v13:
// CannyEdge
module CannyEdge(dAddrRegRow, dAddrRegCol, bWE, bCE, InData, OutData,
	OPMode, bOPEnable, dReadReg, dWriteReg,	tclk, rst_b);
Size in the first run: about 7200 cells after synthesis.
clock: 16.5 ns
lec_check: 0
abc_area: 1
cap_margin: 20
core_margin: 2
core_utilization: 70
slew_margin: 20
run.sh (not shown) runs the stock make flow with config.mk's settings and CLKGATE_MAP_FILE=.
Status: v13 FAILED at global routing (tool error)
Edits applied to the flow inputs when going from v13 to v40:
Settings: setting PLACE_DENSITY to 0.42 for the first time; changing CORE_UTILIZATION from 70 to 72; setting CTS_CLUSTER_DIAMETER to 361 for the first time; changing the clock period (ns, I/O delays scaled along) from 16.5 to 20.4.
[summary]
Nothing crashed in v40 and all stages finished; the problem is that the final layout failed, the offending checks being setup timing. Summary of v40 over v13: synthesized cell area closely matched the old numbers, effective utilization at floorplan increased by 1.7 points relative to the old numbers, post-synthesis simple-gate area fraction closely matched the old numbers. Summary of v40 over v13: total of hold buffers inserted after clock tree synthesis neither gained nor lost much, cell count after placement lost 7.5%, die outline area lost about 2.7%, yosys stat chip area neither gained nor lost much, number of CTS-inserted buffers picked up an extra 2.0%. Re placeable core area: v13 was higher than v40.
Edits applied to the flow inputs when going from v40 to v34:
Settings: a deleted CTS_CLUSTER_DIAMETER that had been 361; a change of PLACE_DENSITY from 0.42 to 0.66; a deleted ABC_AREA that had been 1; an added SETUP_SLACK_MARGIN of 5.0; a change of the clock period (ns, I/O delays scaled along) from 20.4 to 20.3.
Results
v34 failed in global routing with GRT-0232. [v34] cell area after technology mapping rose 4.8% relative to v40. Relative to v40, the number of buffers added by the clock tree synthesis step measured on v34 has decreased by a few percent. Going from v40 to v34, area of the chip grows by about 4.7%. | H-tree depth | v40 vs v34 | ≈ equal |. Going from v40 to v34, multiplexer fraction of the synthesized cell area grows by 1.8 points. Going from v40 to v34, the synthesized netlist net count was found to have gone down by 546. The fraction of the yosys area taken by sequential cells in v34 sits 1.1 points below the value recorded for v40. Comparing v40 against v34, there is no change at all in number of buffers on the longest clock path. Against v40, v34 comes in 2.0 points higher on xor/xnor share of the synthesized area. Looking at count of unique library cells instantiated by Yosys, v34 sits above v40. Compared with v40, v34 shows a higher vertical die dimension.
> inputs changed (v34 -> v18)
Settings: changing CORE_UTILIZATION from 72 to 71; removing PLACE_DENSITY (formerly 0.66); setting CTS_CLUSTER_DIAMETER to 57 for the first time; changing the clock period (ns, I/O delays scaled along) from 20.3 to 19.5.
Notes after the runs:
Comparing v34 against v18, there is no change at all in number of H-tree branching levels.
v18 | stages: all done | timing, DRC, antenna: all pass
The lower die span in y of v18 and v34 is in v34.
In the flow results for v18 and v34, the total clock buffers created by CTS is larger on v18.
Diff v34 -> v18: area after synthesis flat, routability congestion estimate flat, die outline width up about 0.7%, number of placement rows up 0.93%.
On starting density of the core, the higher figure sits with v34, not v18.
Of v18 and v34, the run reporting the lower post-placement worst setup slack was v18.
Inputs modified between v18 and v46:
Settings: a change of CTS_CLUSTER_DIAMETER from 57 to 200; a change of CORE_UTILIZATION from 71 to 72; a change of SETUP_SLACK_MARGIN from 5.0 to 1.32; a change of the clock period (ns, I/O delays scaled along) from 19.5 to 12.1.
==> comparison <==
- Tool error GRT-0116 stopped v46 during global routing; no final results.
- Taking v46 as 1.0, v18 lands at 0.884 on placed wire-length estimate.
- Between v18 and v46, chip height is lower for v46, v18 comes in above that.
- On post-CTS setup repair buffer count: between v18 and v46, it ends up lower for v46.
Setup changes, v46 to v11
Settings: putting ABC_AREA at 1 where nothing was set; putting PLACE_DENSITY at 0.42 where nothing was set; swapping 1.32 for 0.08 in SETUP_SLACK_MARGIN.
Results
In the summary table, v11 is marked failed, with error GRT-0116 raised in global routing.
Changes observed in v11 relative to v46: mapped cell area moved down, summed standard-cell area reported by yosys has decreased.
Post-synthesis cell count is higher on v11
Looking only at count of instantiated cells in the yosys netlist, and setting everything else aside, the higher value of v11 and v46 goes to v11.
Comparing v11 and v46, global placer's final weighted congestion is lower on v46.

* * *

Setup of build 3:
CannyEdge again, from the RTL that the note above started with.
Settings: LEC_CHECK=0, CAP_MARGIN=20, CORE_MARGIN=2, CORE_UTILIZATION=40, SLEW_MARGIN=20; clock period 30.0 ns.
Build 3 reached the final stage; the timing, DRC and antenna checks on its layout passed.
Relative to build 3, the following input files were edited for build 83:
Settings: CORE_UTILIZATION now 72, was 40; PLACE_DENSITY_LB_ADDON now 0.01, previously not set; CTS_CLUSTER_SIZE now 10, previously not set; SETUP_SLACK_MARGIN now -0.28, previously not set; ABC_AREA now 1, previously not set; the clock period (ns, I/O delays scaled along) now 14.3, was 30.0.
Findings:
- For build 83, the flow was terminated by a tool error in global routing and produced no final design.
- Relative to build 3, build 83 improves placeable core region.
- Build 83 against build 3: final weighted congestion of routability-driven global placement moved up; chip area from the yosys synthesis statistics shrank by 4.5%; die size dropped 47%.
- NOTE synthesized cell count build 3->build 83 increased by a little under 10%
- Relative to build 3, synthesized-area fraction occupied by adder cells has gone up in build 83.
- Build 83 vs build 3: floorplan utilization up in build 83
- Re row count: build 3 and build 83 aren't equal, and the lower value belongs to build 83.
- Comparing build 83 against build 3, there is no change at all in number of primary I/O pins.
- Higher cell area after placement among build 3 and build 83: build 83
- Higher fraction of synthesized cell area in xor and xnor cells was reported by build 3, not build 83.
diff inputs: build 83 => build 30
Settings: a change of CORE_UTILIZATION from 72 to 66; a deleted CTS_CLUSTER_SIZE that had been 10; a deleted PLACE_DENSITY_LB_ADDON that had been 0.01; a deleted SETUP_SLACK_MARGIN that had been -0.28; a deleted ABC_AREA that had been 1; a change of the clock period (ns, I/O delays scaled along) from 14.3 to 17.6.
Findings:
Compared with build 83, build 30 shows yosys cell count that has gone down by a little under 10%. Total placed cells including tap cells, build 30 vs build 83: down slightly. The run showing the greater portion of the post-synthesis area used by sequential elements is build 83. The post-synthesis average cell area in build 30 sits about 13% above the value recorded for build 83. On chip area, build 83 beats build 30. Build 30 -> stages 100% | layout checks FAIL | negative setup slack. Build 30 ends up with a clock buffer count from CTS that is 6 lower than in build 83. For the number of distinct library cells after synthesis, build 30 came in 81 higher than build 83 did. Build 30 vs build 83 on die width: build 30 is the higher one.
[inputs] build 5 vs build 30
Settings: swapping 66 for 72 in CORE_UTILIZATION; putting ABC_AREA at 1 where nothing was set; putting PLACE_DENSITY at 0.42 where nothing was set; swapping 17.6 for 20.8 in the clock period (ns, I/O delays scaled along).
- Build 5 finished end to end and its layout was clean on timing, DRC and antenna.
- Build 5 vs build 30: power up
- [build 5] synthesized cell count rose 546 relative to build 30
- Build 5 vs build 30, area after synthesis went down by 4.5%.
- For build 5, the startpoint of the worst setup timing path was fGx[4]$_DFFE_PP_, unlike build 30, where it was fGx[5]$_DFFE_PP_.
- Build 5 ended up with a lower global-route usage than build 30 did.
- In the flow results for build 30 and build 5, the multi-input combinational cell count is smaller on build 5.
Setup changes, build 5 to build 53
Settings: ABC_AREA: 1 -> unset; PLACE_DENSITY: 0.42 -> unset; CORE_UTILIZATION: 72 -> 40; the clock period (ns, I/O delays scaled along): 20.8 -> 23.6.
Results
| number of cells on the worst reg-to-reg path | build 53 vs build 5 | 90 lower |. Build 53 vs. build 5: total via count after detailed routing down 1719, minimum setup slack in the final design up 1370 ps. Build 53 vs build 5: worst path required time up.
### build 53 -> build 2
Settings: setting CTS_CLUSTER_SIZE to 100 for the first time; setting PLACE_DENSITY to 0.66 for the first time; setting CELL_PAD_IN_SITES_GLOBAL_PLACEMENT to 1 for the first time; changing the clock period (ns, I/O delays scaled along) from 23.6 to 15.2.
==> results <==
- The final report for build 2 shows a completed flow and a layout that fails verification, specifically negative setup slack.
- [build 2] minimum clock period fell 3730 ps relative to build 53
- Between build 53 and build 2, the difference in total number of placement rows is negligible.
- Build 53 ended up with fGx[1]$_DFFE_PP_ as its launching instance or port of the critical path; build 2 ended up with fGx[2]$_DFFE_PP_.
- Build 2 vs. build 53: share of flip-flops with an asynchronous set or reset after synthesis was more or less identical; fraction of power consumed by combinational cells went up by 8.2 points.
- Total net switching power: build 2 vs build 53 up 800 uW
- Diff build 53..build 2 | count of hold-fix buffers inserted at cts | unchanged
- Build 2 against build 53; cell area is up by more than 10%.

* * *

== v6 ==
The RTL this note starts from:
==> flow/design.v <==
`timescale 1ns/10ps
module CannyEdge(dAddrRegRow, dAddrRegCol, bWE, bCE, InData, OutData,
	OPMode, bOPEnable, dReadReg, dWriteReg,	tclk, rst_b);
	input 	[2:0]				dAddrRegRow, dAddrRegCol;
	input						bWE, bCE;
	input 	[8-1:0] 	InData;
	output	[8-1:0] 	OutData;
	reg		[8-1:0] 	OutData;
	input 	[2:0]				OPMode;
	input 						bOPEnable;
	input 	[3:0]				dReadReg, dWriteReg;
	input						tclk, rst_b;
	reg 	[8-1:0]	regX[0:24];	 
	reg 	[8-1:0]	regY6;		 
	reg 	[8-1:0]	regZ[0:12];	 
	wire	[5:0]			wIdx = dAddrRegRow*3'd5 + dAddrRegCol;	 
	wire	[8-1:0]	gf[0:24];	 
	reg 	[8-1:0]	Out_gf, Out_gradient, Out_direction, Out_bThres;
	parameter		dThresHigh = 15;
	parameter		dThresLow = 10;
	parameter		dWidth = 200;
	parameter		dHeight = 200;
	reg			[14:0]	tpSum;
	reg			[1:0]	IntSignal;
	reg signed [31:0]	Gx, Gy, fGx, fGy;
	reg signed	[1:0]	dx, dy;
	integer	k;
	assign gf[0] =1;  assign gf[1] =3;  assign gf[2] =4;  assign gf[3] =3;  assign gf[4] =1;
	assign gf[5] =3;  assign gf[6] =7;  assign gf[7] =10; assign gf[8] =7;  assign gf[9] =3;
	assign gf[10]=4;  assign gf[11]=10; assign gf[12]=16; assign gf[13]=10; assign gf[14]=4;
	assign gf[15]=3;  assign gf[16]=7;  assign gf[17]=10; assign gf[18]=7;  assign gf[19]=3;
	assign gf[20]=1;  assign gf[21]=3;  assign gf[22]=4;  assign gf[23]=3;  assign gf[24]=1;
	always @(posedge tclk or negedge rst_b)
	begin
		if(!rst_b) begin
			IntSignal <= 2'b00;
		end
		else if(bCE==1'b0 && bWE==1'b0) 
		begin
			if(dWriteReg == 0)
				regX[wIdx] <= InData;
			else if(dWriteReg == 1) begin
				if(wIdx == 6)
					regY6 <= InData;
			end
			else if(dWriteReg == 2) begin
				if(wIdx <= 12)
					regZ[wIdx] <= InData;
			end
		end
		else if(bCE==1'b0 && bWE==1'b1)
		begin
			if(dReadReg == 0)
				OutData <= Out_gf;
			else if(dReadReg == 1)
				OutData <= Out_gradient;
			else if(dReadReg == 2)
				OutData <= Out_direction;
			else if(dReadReg == 3)
				OutData <= Out_gradient;
			else if(dReadReg == 4)
				OutData <= Out_bThres;
			else
				OutData <= OutData;
		end
		else
		begin
			if(bOPEnable==1'b0)
			begin
				if(OPMode == 0)
				begin
					if(IntSignal == 2'b00)	begin
						tpSum <= (gf[0]*regX[0]+gf[1]*regX[1]+gf[2]*regX[2]+gf[3]*regX[3]+gf[4]*regX[4]+gf[5]*regX[5]+gf[6]*regX[6]+gf[7]*regX[7]+gf[8]*regX[8]+gf[9]*regX[9]+gf[10]*regX[10]+gf[11]*regX[11]+gf[12]*regX[12]+gf[13]*regX[13]+gf[14]*regX[14]+gf[15]*regX[15]+gf[16]*regX[16]+gf[17]*regX[17]+gf[18]*regX[18]+gf[19]*regX[19]+gf[20]*regX[20]+gf[21]*regX[21]+gf[22]*regX[22]+gf[23]*regX[23]+gf[24]*regX[24]);
						IntSignal <= 2'b01;
					end
					else if(IntSignal == 2'b01) begin
						Out_gf <= tpSum >> 7;				 
					end
					else begin
						Out_gf <= Out_gf;
						IntSignal <= IntSignal;
					end
				end
				else if(OPMode == 1)
				begin
					if(IntSignal == 2'b00)	begin
						Gx <= -regX[0]-2*regX[5]-regX[10]+regX[2]+2*regX[7]+regX[12];
						Gy <= +regX[0]+2*regX[1]+regX[2]-regX[10]-2*regX[11]-regX[12];
						IntSignal <= 2'b01;
					end
					else if(IntSignal == 2'b01) begin
						if(Gx >= 0 && Gy >= 0)
							Out_gradient <= (Gx+Gy)/8;
						else if(Gx < 0 && Gy >=0)
							Out_gradient <= (-Gx+Gy)/8;
						else if(Gx >= 0 && Gy < 0)
							Out_gradient <= (Gx-Gy)/8;
						else if(Gx < 0 && Gy < 0)
							Out_gradient <= (-Gx-Gy)/8;
						else
							Out_gradient <= Out_gradient;
						IntSignal <= 2'b10;
					end	
					else if(IntSignal == 2'b10) begin
						if(Gy < 0)
						begin
							fGx <= -Gx;
							fGy <= -Gy;
						end
						else
						begin
							fGx <= Gx;
							fGy <= Gy;
						end
						IntSignal <= 2'b11;
					end
					else if(IntSignal == 2'b11) begin
						if(fGx >=0)
						begin
							if(fGy <= fGx>>1)  
								Out_direction <= 0;
							else if(fGy > fGx>>1 && fGy <= fGx*25/10)  
								Out_direction <= 45;
							else if(fGy > fGx*25/10)
								Out_direction <= 90;
							else
								Out_direction <= Out_direction;
						end
						else  
						begin
							if(fGy <= -fGx>>1)
								Out_direction <= 0;
							else if(fGy > -fGx>>1 && fGy <= -fGx*25/10)
								Out_direction <= 135;
							else if(fGy > -fGx*25/10)
								Out_direction <= 90;
							else
								Out_direction <= Out_direction;
						end
						IntSignal <= IntSignal;
					end
				end
				else if(OPMode == 2)
				begin
					if(IntSignal == 2'b00) begin
						if(regY6 == 0) begin
							dx <= 1;
							dy <= 0;
						end
						else if(regY6 == 45) begin
							dx <= -1;
							dy <= 1;
						end
						else if(regY6 == 90) begin
							dx <= 0;
							dy <= 1;
						end
						else if(regY6 == 135) begin
							dx <= 1;
							dy <= 1;
						end
						else begin
							dx <= 0; 
							dy <= 0; 
						end
						IntSignal <= 2'b01;
					end
					else if(IntSignal == 2'b01) begin
						if(regX[6] < regX[6-5*dy-dx] | regX[6] < regX[6+5*dy+dx])
							regX[6] <= 0;
						IntSignal <= IntSignal;
						Out_gradient <= regX[6];
					end
				end
				else if(OPMode == 3)
				begin
					if(IntSignal == 2'b00) begin
						if(regY6 == 0) begin
							dx <= 1;
							dy <= 0;
						end
						else if(regY6 == 45) begin
							dx <= -1;
							dy <= 1;
						end
						else if(regY6 == 90) begin
							dx <= 0;
							dy <= 1;
						end
						else if(regY6 == 135) begin
							dx <= 1;
							dy <= 1;
						end
						else begin
							dx <= 0; 
							dy <= 0; 
						end
						IntSignal <= 2'b01;
					end	
					else if(IntSignal == 2'b01) begin
						if(regX[6] >= dThresHigh)		 
							Out_bThres <= 1;
						else if(regX[6] <= dThresLow)	 
							Out_bThres <= 0;
						else							 
						begin
							if(regX[6-5*dy-dx] >= dThresHigh || regX[6+5*dy+dx] >= dThresHigh)
								Out_bThres <= 1;
							else if(regZ[6-5*dy-dx] == 1 || regZ[6+5*dy+dx] == 1)
								Out_bThres <= 1;
							else
								Out_bThres <= 0;
						end
						IntSignal <= IntSignal;
					end
				end
			end	
			else  
				IntSignal <= 2'b00;
		end  
	end
endmodule
make LEC_CHECK=0 ABC_AREA=1 CAP_MARGIN=20 CORE_MARGIN=2 CORE_UTILIZATION=72 CTS_CLUSTER_SIZE=10 HOLD_SLACK_MARGIN=0.28 PLACE_DENSITY_LB_ADDON=0.01 SETUP_SLACK_MARGIN=-0.28 SLEW_MARGIN=20 finish   # period 14.3 ns
v6: aborted in 5_1_grt (tool error)
What v7 does differently from v6 at the input level:
- SETUP_SLACK_MARGIN changed from -0.28 to 3.36
- CORE_UTILIZATION changed from 72 to 40
- CTS_CLUSTER_SIZE removed (was 10)
- ABC_AREA removed (was 1)
- HOLD_SLACK_MARGIN removed (was 0.28)
- PLACE_DENSITY_LB_ADDON removed (was 0.01)
- the clock period (ns, I/O delays scaled along) changed from 14.3 to 23.6
## What came out
v7 completed end to end with timing, DRC and antenna clean.
v6 → v7: detailed placement HPWL climbed about 3%; quantity of gates resized following cts dropped 181; yosys-reported design area after synthesis climbed about 5%; core footprint climbed about 90%.
Post-synthesis cell count down 546 in v7 wrt v6
Lower core utilization at floorplan goes to v7 over v6.
Taking v6 as the reference, in v7 die area picked up an extra 74000 um2; floorplan die height up 110 um.
Synthesized-area fraction occupied by adder cells: lower on v7
No activity file was given, so power comes from the tool's default toggle rates.
